==> flow/design.v <==
module  rgb_hsv(
	input                         clk,
	input                         rst,	
	input	     [7:0]            rgb_r,
	input	     [7:0]            rgb_g,
	input	     [7:0]            rgb_b,	
	output reg [8:0] 			  hsv_h, 
	output reg [7:0] 			  hsv_s, 
	output reg [7:0] 			  hsv_v  
);
reg [7:0] top; 
reg [13:0] top_60; 
reg [2:0] rgb_se;
reg [2:0] rgb_se_n; 
reg [7:0] max; 
reg [7:0] min; 
reg [7:0] max_min; 
reg [7:0] hsv_s_m;
reg [7:0] max_n;
reg [7:0] division; 
wire r_g, r_b, g_b;
assign r_g = (rgb_r > rgb_g)? 1'b1:1'b0; 
assign r_b = (rgb_r > rgb_b)? 1'b1:1'b0; 
assign g_b = (rgb_g > rgb_b)? 1'b1:1'b0; 
always @ (posedge clk or negedge rst)
begin
	if (!rst)
	begin
		max <= 8'd0;
		min <= 8'd0;
		top <= 8'd0;
		rgb_se <= 3'b010;
	end
	else 
	begin
	case ({r_g,r_b,g_b})
	3'b000:
			begin 
			max <= rgb_b;
			min <= rgb_r;
			top <= rgb_g - rgb_r; 
			rgb_se <= 3'b000;
			end
	3'b001:
			begin 
			max <= rgb_g;
			min <= rgb_r;
			top <= rgb_b - rgb_r; 
			rgb_se <= 3'b001;
			end
	3'b011:
			begin 
			max <= rgb_g;
			min <= rgb_b;
			top <= rgb_r - rgb_b; 
			rgb_se <= 3'b011;
			end
	3'b100:
			begin 
			max <= rgb_b;
			min <= rgb_g;
			top <= rgb_r - rgb_g; 
			rgb_se <= 3'b100;
			end
	3'b110:
			begin 
			max <= rgb_r;
			min <= rgb_g;
			top <= rgb_b - rgb_g; 
			rgb_se <= 3'b110;
			end
	3'b111:
			begin 
			max <= rgb_r;
			min <= rgb_b;
			top <= rgb_g - rgb_b; 
			rgb_se <= 3'b111;
			end
	default
			begin
			max <= 8'd0;
			min <= 8'd0;
			top <= 8'd0;
			rgb_se <= 3'b010;
			end
	endcase
end
end
always @ (posedge clk or negedge rst)
begin
	if (!rst)
		begin
		top_60 <= 14'd0;
		rgb_se_n <= 3'b010;
		max_min <= 8'd0;
		max_n <= 8'd0;
		end
	else
		begin
		top_60 <= {top,6'b000000} - {top,2'b00}; 
		rgb_se_n <= rgb_se;
		max_min <= max - min;
		max_n <= max;
		end
end
always @ (*)
begin
	division = (max_min > 8'd0) ? top_60 / max_min : 8'd240; 
end
always @ (posedge clk or negedge rst)
begin
	if (!rst)
		hsv_h <= 9'd0;
	else 
	begin
	case (rgb_se_n)
	3'b000:
			hsv_h <= 9'd240 - division; 
	3'b001:
			hsv_h <= 9'd120 + division; 
	3'b011:
			hsv_h <= 9'd120 - division; 
	3'b100:
			hsv_h <= 9'd240 + division; 
	3'b110:
			hsv_h <= 9'd360 - division; 
	3'b111:
			hsv_h <= division; 
	default
			hsv_h <= 9'd0;
	endcase
end
end
always @ (*)
begin
	hsv_s_m = (max_n > 8'd0)? ((max_min == max_n) ? 8'd255 : {max_min[7:0],8'b00000000} / max_n) : 8'd0;
end
always@(posedge clk or negedge rst)
begin
	if (!rst)
      hsv_s <= 8'd0;
	else
	hsv_s <= hsv_s_m;
end
always@(posedge clk or negedge rst)
begin
  if (!rst)
  hsv_v <= 8'd0;
  else
  hsv_v <= max_n;
 end
endmodule
module HSVComparator (
    input   clk,
    input wire [8:0] hsv_get_h, hsv_get_s, hsv_get_v,
    input wire [8:0] hsv_set_h, hsv_set_s, hsv_set_v,
    input wire [2:0] threshold_level,
    output reg [1:0] similar_flag  
);
parameter THRESHOLD1_H = 60, THRESHOLD1_S = 32, THRESHOLD1_V = 32;   
parameter THRESHOLD2_H = 15, THRESHOLD2_S = 8,  THRESHOLD2_V = 8;  
parameter THRESHOLD3_H = 10, THRESHOLD3_S = 5,  THRESHOLD3_V = 5;  
parameter THRESHOLD4_H = 5,  THRESHOLD4_S = 3,  THRESHOLD4_V = 3;   
reg [8:0] h_diff, s_diff, v_diff;
function [8:0] abs_diff;
    input [8:0] a, b;
    if (a > b) begin
        abs_diff = a - b;
    end else begin
        abs_diff = b - a;
    end
endfunction
always @(posedge clk) begin
    similar_flag <= 2'b0;  
    h_diff = abs_diff(hsv_get_h, hsv_set_h);
    s_diff = abs_diff(hsv_get_s, hsv_set_s);
    v_diff = abs_diff(hsv_get_v, hsv_set_v);
    if (h_diff > 180) begin
        h_diff = 360 - h_diff;
    end
    if ({hsv_set_h,hsv_set_s,hsv_set_v} == 24'b0)begin
        similar_flag <= 2'b10;
    end
    else begin
    case(threshold_level)
        3'b000: begin  
            if (h_diff <= THRESHOLD1_H && s_diff <= THRESHOLD1_S && v_diff <= THRESHOLD1_V) begin
                similar_flag <= 2'b01;  
            end
        end
        3'b001: begin  
            if (h_diff <= THRESHOLD2_H && s_diff <= THRESHOLD2_S && v_diff <= THRESHOLD2_V) begin
                similar_flag <= 2'b01;  
            end
        end
        3'b010: begin  
            if (h_diff <= THRESHOLD3_H && s_diff <= THRESHOLD3_S && v_diff <= THRESHOLD3_V) begin
                similar_flag <= 2'b01;  
            end
        end
        3'b111: begin  
            if (h_diff <= THRESHOLD4_H && s_diff <= THRESHOLD4_S && v_diff <= THRESHOLD4_V) begin
                similar_flag <= 2'b01;  
            end
        end
        default: ;  
    endcase 
    end
end
endmodule
module color_match (
    input  wire       clk,
    input  wire       rst_n,
    input  wire [7:0] get_r,
    input  wire [7:0] get_g,
    input  wire [7:0] get_b,
    input  wire [7:0] set_r,
    input  wire [7:0] set_g,
    input  wire [7:0] set_b,
    input  wire [2:0] threshold_level,
    output wire [8:0] get_h,
    output wire [7:0] get_s,
    output wire [7:0] get_v,
    output wire [8:0] set_h,
    output wire [7:0] set_s,
    output wire [7:0] set_v,
    output wire [1:0] similar_flag
);
    rgb_hsv rgb_hsv_get_inst (
        .clk   (clk),
        .rst   (rst_n),
        .rgb_r (get_r),
        .rgb_g (get_g),
        .rgb_b (get_b),
        .hsv_h (get_h),
        .hsv_s (get_s),
        .hsv_v (get_v)
    );
    rgb_hsv rgb_hsv_set_inst (
        .clk   (clk),
        .rst   (rst_n),
        .rgb_r (set_r),
        .rgb_g (set_g),
        .rgb_b (set_b),
        .hsv_h (set_h),
        .hsv_s (set_s),
        .hsv_v (set_v)
    );
    HSVComparator HSVComparator_inst (
        .clk             (clk),
        .hsv_get_h       (get_h),
        .hsv_get_s       ({1'b0, get_s}),
        .hsv_get_v       ({1'b0, get_v}),
        .hsv_set_h       (set_h),
        .hsv_set_s       ({1'b0, set_s}),
        .hsv_set_v       ({1'b0, set_v}),
        .threshold_level (threshold_level),
        .similar_flag    (similar_flag)
    );
endmodule
clock: 48.5 ns
lec_check: 0
abc_area: 1
cap_margin: 20
core_margin: 2
core_utilization: 27
cts_cluster_diameter: 317
gpl_routability_driven: 0
gpl_timing_driven: 1
hold_slack_margin: 0.26
min_routing_layer: met2
place_density: 0.6
slew_margin: 20
tns_end_percent: 40
run.sh (not shown) runs the stock make flow with config.mk's settings and CLKGATE_MAP_FILE=.
The starting point went through all stages and came out clean.
Then changed:
ABC_AREA = not set   (was 1)
CORE_UTILIZATION = 62   (was 27)
CTS_CLUSTER_DIAMETER = 235   (was 317)
CTS_CLUSTER_SIZE = 99   (was not set)
GPL_ROUTABILITY_DRIVEN = not set   (was 0)
GPL_TIMING_DRIVEN = not set   (was 1)
HOLD_SLACK_MARGIN = not set   (was 0.26)
MIN_ROUTING_LAYER = not set   (was met2)
TNS_END_PERCENT = not set   (was 40)
clock period = 17.2 ns   (was 48.5 ns; I/O delays follow)
What happened: This time the run did not get past global routing (GRT-0232). Die area fell by about 56%. Synthesized area rose by about 0.7%. Synthesized cell count fell by 15%.

* * *

RTL: the design.v shown in full above, as it stands there.
clock: 19.4 ns
lec_check: 0
abc_area: 0
cap_margin: 25
core_aspect_ratio: 0.65
core_margin: 10
core_utilization: 39
cts_cluster_diameter: 342
cts_cluster_size: 60
gpl_routability_driven: 0
gpl_timing_driven: 1
hold_slack_margin: 0.18
max_routing_layer: met4
min_routing_layer: met2
place_density_lb_addon: 0.2
setup_slack_margin: 3.17
slew_margin: 25
tns_end_percent: 10
The starting point ran to the end with violations: negative setup slack.
Edit:
==> flow/config.mk (replaced) <==
export PLATFORM = sky130hd
export DESIGN_NAME = color_match
export DESIGN_NICKNAME = color_match
export VERILOG_FILES = /design/flow/design.v
export SDC_FILE = /design/flow/constraint.sdc
export NUM_CORES = 4
export LEC_CHECK = 0
export ABC_AREA = 1
export CAP_MARGIN = 20
export CORE_ASPECT_RATIO = 0.53
export CORE_MARGIN = 9
export CORE_UTILIZATION = 39
export CTS_CLUSTER_SIZE = 47
export MAX_ROUTING_LAYER = met5
export PLACE_DENSITY = 0.48
export SETUP_SLACK_MARGIN = 3.45
export SLEW_MARGIN = 5
export TNS_END_PERCENT = 10
Result: The new run finished but fails on negative setup slack. Die size drops by 1.7%. Wire length drops by about 7%. Setup slack gains 5.4 ns. Synthesized cell count climbs by about 17%. Via count drops by about 28%. Maximum frequency climbs by 24%. Non-clock buffer count climbs by 226. Hold slack loses 0.012 ns. First-iteration DRC count drops by 73%.
Edit:
==> flow/config.mk (replaced) <==
export PLATFORM = sky130hd
export DESIGN_NAME = color_match
export DESIGN_NICKNAME = color_match
export VERILOG_FILES = /design/flow/design.v
export SDC_FILE = /design/flow/constraint.sdc
export NUM_CORES = 4
export LEC_CHECK = 0
export CAP_MARGIN = 20
export CORE_MARGIN = 2
export CORE_UTILIZATION = 44
export PLACE_DENSITY = 0.6
export SLEW_MARGIN = 20
==> flow/constraint.sdc (replaced) <==
create_clock -name core_clock -period 27.2 [get_ports {clk}]
set_input_delay 5.4400 -clock core_clock [delete_from_list [all_inputs] [get_ports {clk}]]
set_output_delay 5.4400 -clock core_clock [all_outputs]
set_load 0.01 [all_outputs]
Result:
- This time the run went through all stages and came out clean
- first-iteration DRC count decreases by 24%
- sequential share of layout area is higher by 2.1 points
- critical path depth fell by 30
- final cell count drops by 28%
- flip-flop count is unchanged
- worst setup slack gets better by 4.1 ns
Edit:
--- a/flow/config.mk
+++ b/flow/config.mk
@@ -8,5 +8,5 @@
 export CAP_MARGIN = 20
 export CORE_MARGIN = 2
-export CORE_UTILIZATION = 44
+export CORE_UTILIZATION = 45
 export PLACE_DENSITY = 0.6
 export SLEW_MARGIN = 20
==> flow/constraint.sdc (replaced) <==
create_clock -name core_clock -period 17.2 [get_ports {clk}]
set_input_delay 3.4400 -clock core_clock [delete_from_list [all_inputs] [get_ports {clk}]]
set_output_delay 3.4400 -clock core_clock [all_outputs]
set_load 0.01 [all_outputs]
The new run finished but failed the layout checks on negative setup slack.
Design area goes up by 24%.
Global-route usage goes up by 4.2 points.
Core utilization went up by 14 points.
Synthesized cell count does not change.

* * *

RTL: the design.v shown in full above, as it stands there.
export LEC_CHECK = 0
export CAP_MARGIN = 20
export CORE_MARGIN = 2
export CORE_UTILIZATION = 56
export SETUP_SLACK_MARGIN = 4.39
export SLEW_MARGIN = 20
create_clock -name core_clock -period 15.1 [get_ports {clk}]
The baseline completed and failed the layout checks on negative setup slack.
Next try:
--- a/flow/config.mk
+++ b/flow/config.mk
@@ -9,3 +9,6 @@
 export CORE_MARGIN = 2
-export CORE_UTILIZATION = 56
+export CORE_UTILIZATION = 72
+export CTS_CLUSTER_DIAMETER = 25
+export CTS_CLUSTER_SIZE = 37
+export MAX_ROUTING_LAYER = met4
 export SETUP_SLACK_MARGIN = 4.39
==> flow/constraint.sdc (replaced) <==
create_clock -name core_clock -period 29.6 [get_ports {clk}]
set_input_delay 5.9200 -clock core_clock [delete_from_list [all_inputs] [get_ports {clk}]]
set_output_delay 5.9200 -clock core_clock [all_outputs]
set_load 0.01 [all_outputs]
After rerunning:
- Now the flow did not get past 5_1_grt, error GRT-0232
- synthesized area does not change
- die area came out lower by about a fifth
- synthesized cell count does not change
Next try:
--- a/flow/config.mk
+++ b/flow/config.mk
@@ -9,5 +9,3 @@
 export CORE_MARGIN = 2
-export CORE_UTILIZATION = 72
-export CTS_CLUSTER_DIAMETER = 25
-export CTS_CLUSTER_SIZE = 37
+export CORE_UTILIZATION = 65
 export MAX_ROUTING_LAYER = met4
=>
- The changed run went through all stages and came out clean
- synthesized cell count does not change
- die area increases by roughly a tenth
- synthesized area is unchanged

* * *

// color_match: RTL as listed in full above, without the edits since
clock: 15.1 ns
lec_check: 0
cap_margin: 20
core_margin: 2
core_utilization: 56
setup_slack_margin: 4.39
slew_margin: 20
tns_end_percent: 5
The starting point ran to the end with violations: negative setup slack.
Then changed:
Settings changed: CORE_UTILIZATION 56 to 65, MAX_ROUTING_LAYER from default to met4, SETUP_SLACK_MARGIN 4.39 to 4.43, TNS_END_PERCENT 5 to default.
Clock period 15.1 ns to 29.3 ns, I/O delays scaled along.
Effect:
- The changed run finished but failed the layout checks on negative setup slack
- wire length came out higher by 20%
- sequential share of layout area rose by 0.81 points
- non-clock buffer count shrinks by 734
- worst setup slack gains 10000 ps
- sequential cell count does not change
- first-iteration DRC count climbs by about 140%

* * *

## old
// color_match: RTL as listed in full above, without the edits since
==> flow/config.mk <==
export PLATFORM = sky130hd
export DESIGN_NAME = color_match
export DESIGN_NICKNAME = color_match
export VERILOG_FILES = /design/flow/design.v
export SDC_FILE = /design/flow/constraint.sdc
export NUM_CORES = 4
export LEC_CHECK = 0
export ABC_AREA = 1
export CAP_MARGIN = 5
export CORE_MARGIN = 2
export CORE_UTILIZATION = 71
export CTS_CLUSTER_DIAMETER = 393
export CTS_CLUSTER_SIZE = 33
export HOLD_SLACK_MARGIN = -0.1
export SLEW_MARGIN = 20
==> flow/constraint.sdc <==
create_clock -name core_clock -period 18.3 [get_ports {clk}]
set_input_delay 3.6600 -clock core_clock [delete_from_list [all_inputs] [get_ports {clk}]]
set_output_delay 3.6600 -clock core_clock [all_outputs]
set_load 0.01 [all_outputs]
old did not make it past 4_1_cts, where a tool error ended it.
For new, these inputs were changed with respect to old:
- changing CAP_MARGIN from 5 to 20
- changing CTS_CLUSTER_SIZE from 33 to 37
- setting PLACE_DENSITY to 0.66 for the first time
- changing CTS_CLUSTER_DIAMETER from 393 to 340
- changing CORE_UTILIZATION from 71 to 72
- changing the clock period (ns, I/O delays scaled along) from 18.3 to 22.7
Findings:
new: it failed during 5_1_grt, and the tool reported ODB-0269. When new is set beside old, its final weighted congestion in routability-driven placement turns out to be 3.4% smaller. On die area, new does better than old. new and old ended up with roughly the same simple-gate share of the synthesized area. Of new and old, old shows the lower post-place setup slack, with new above it. Total placed instance area (old / new): 1.20. Die outline width: new lower than old.

* * *

Starts from the design.v that is shown in full above.
==> flow/config.mk <==
export PLATFORM = sky130hd
export DESIGN_NAME = color_match
export DESIGN_NICKNAME = color_match
export VERILOG_FILES = /design/flow/design.v
export SDC_FILE = /design/flow/constraint.sdc
export NUM_CORES = 4
export LEC_CHECK = 0
export CAP_MARGIN = 20
export CORE_ASPECT_RATIO = 1.21
export CORE_MARGIN = 2
export CORE_UTILIZATION = 68
export HOLD_SLACK_MARGIN = -0.07
export PLACE_DENSITY = 0.6
export SETUP_SLACK_MARGIN = -2.0
export SLEW_MARGIN = 20
export TNS_END_PERCENT = 65
==> flow/constraint.sdc <==
create_clock -name core_clock -period 28.0 [get_ports {clk}]
set_input_delay 5.6000 -clock core_clock [delete_from_list [all_inputs] [get_ports {clk}]]
set_output_delay 5.6000 -clock core_clock [all_outputs]
set_load 0.01 [all_outputs]
The starting point finished but failed the layout checks on negative setup slack.
==> next run, changes <==
--- a/flow/config.mk
+++ b/flow/config.mk
@@ -8,6 +8,5 @@
 export CAP_MARGIN = 20
-export CORE_ASPECT_RATIO = 1.21
 export CORE_MARGIN = 2
-export CORE_UTILIZATION = 68
-export HOLD_SLACK_MARGIN = -0.07
+export CORE_UTILIZATION = 40
+export HOLD_SLACK_MARGIN = -0.06
 export PLACE_DENSITY = 0.6
@@ -15,2 +14,2 @@
 export SLEW_MARGIN = 20
-export TNS_END_PERCENT = 65
+export TNS_END_PERCENT = 60
The changed run finished but failed the layout checks on negative setup slack. Critical path depth fell by 4. Non-clock buffer count climbs by 3. Final area came out higher by 1.5%. Via count fell by 2.6%. First-iteration DRC count decreases by 0.93%.
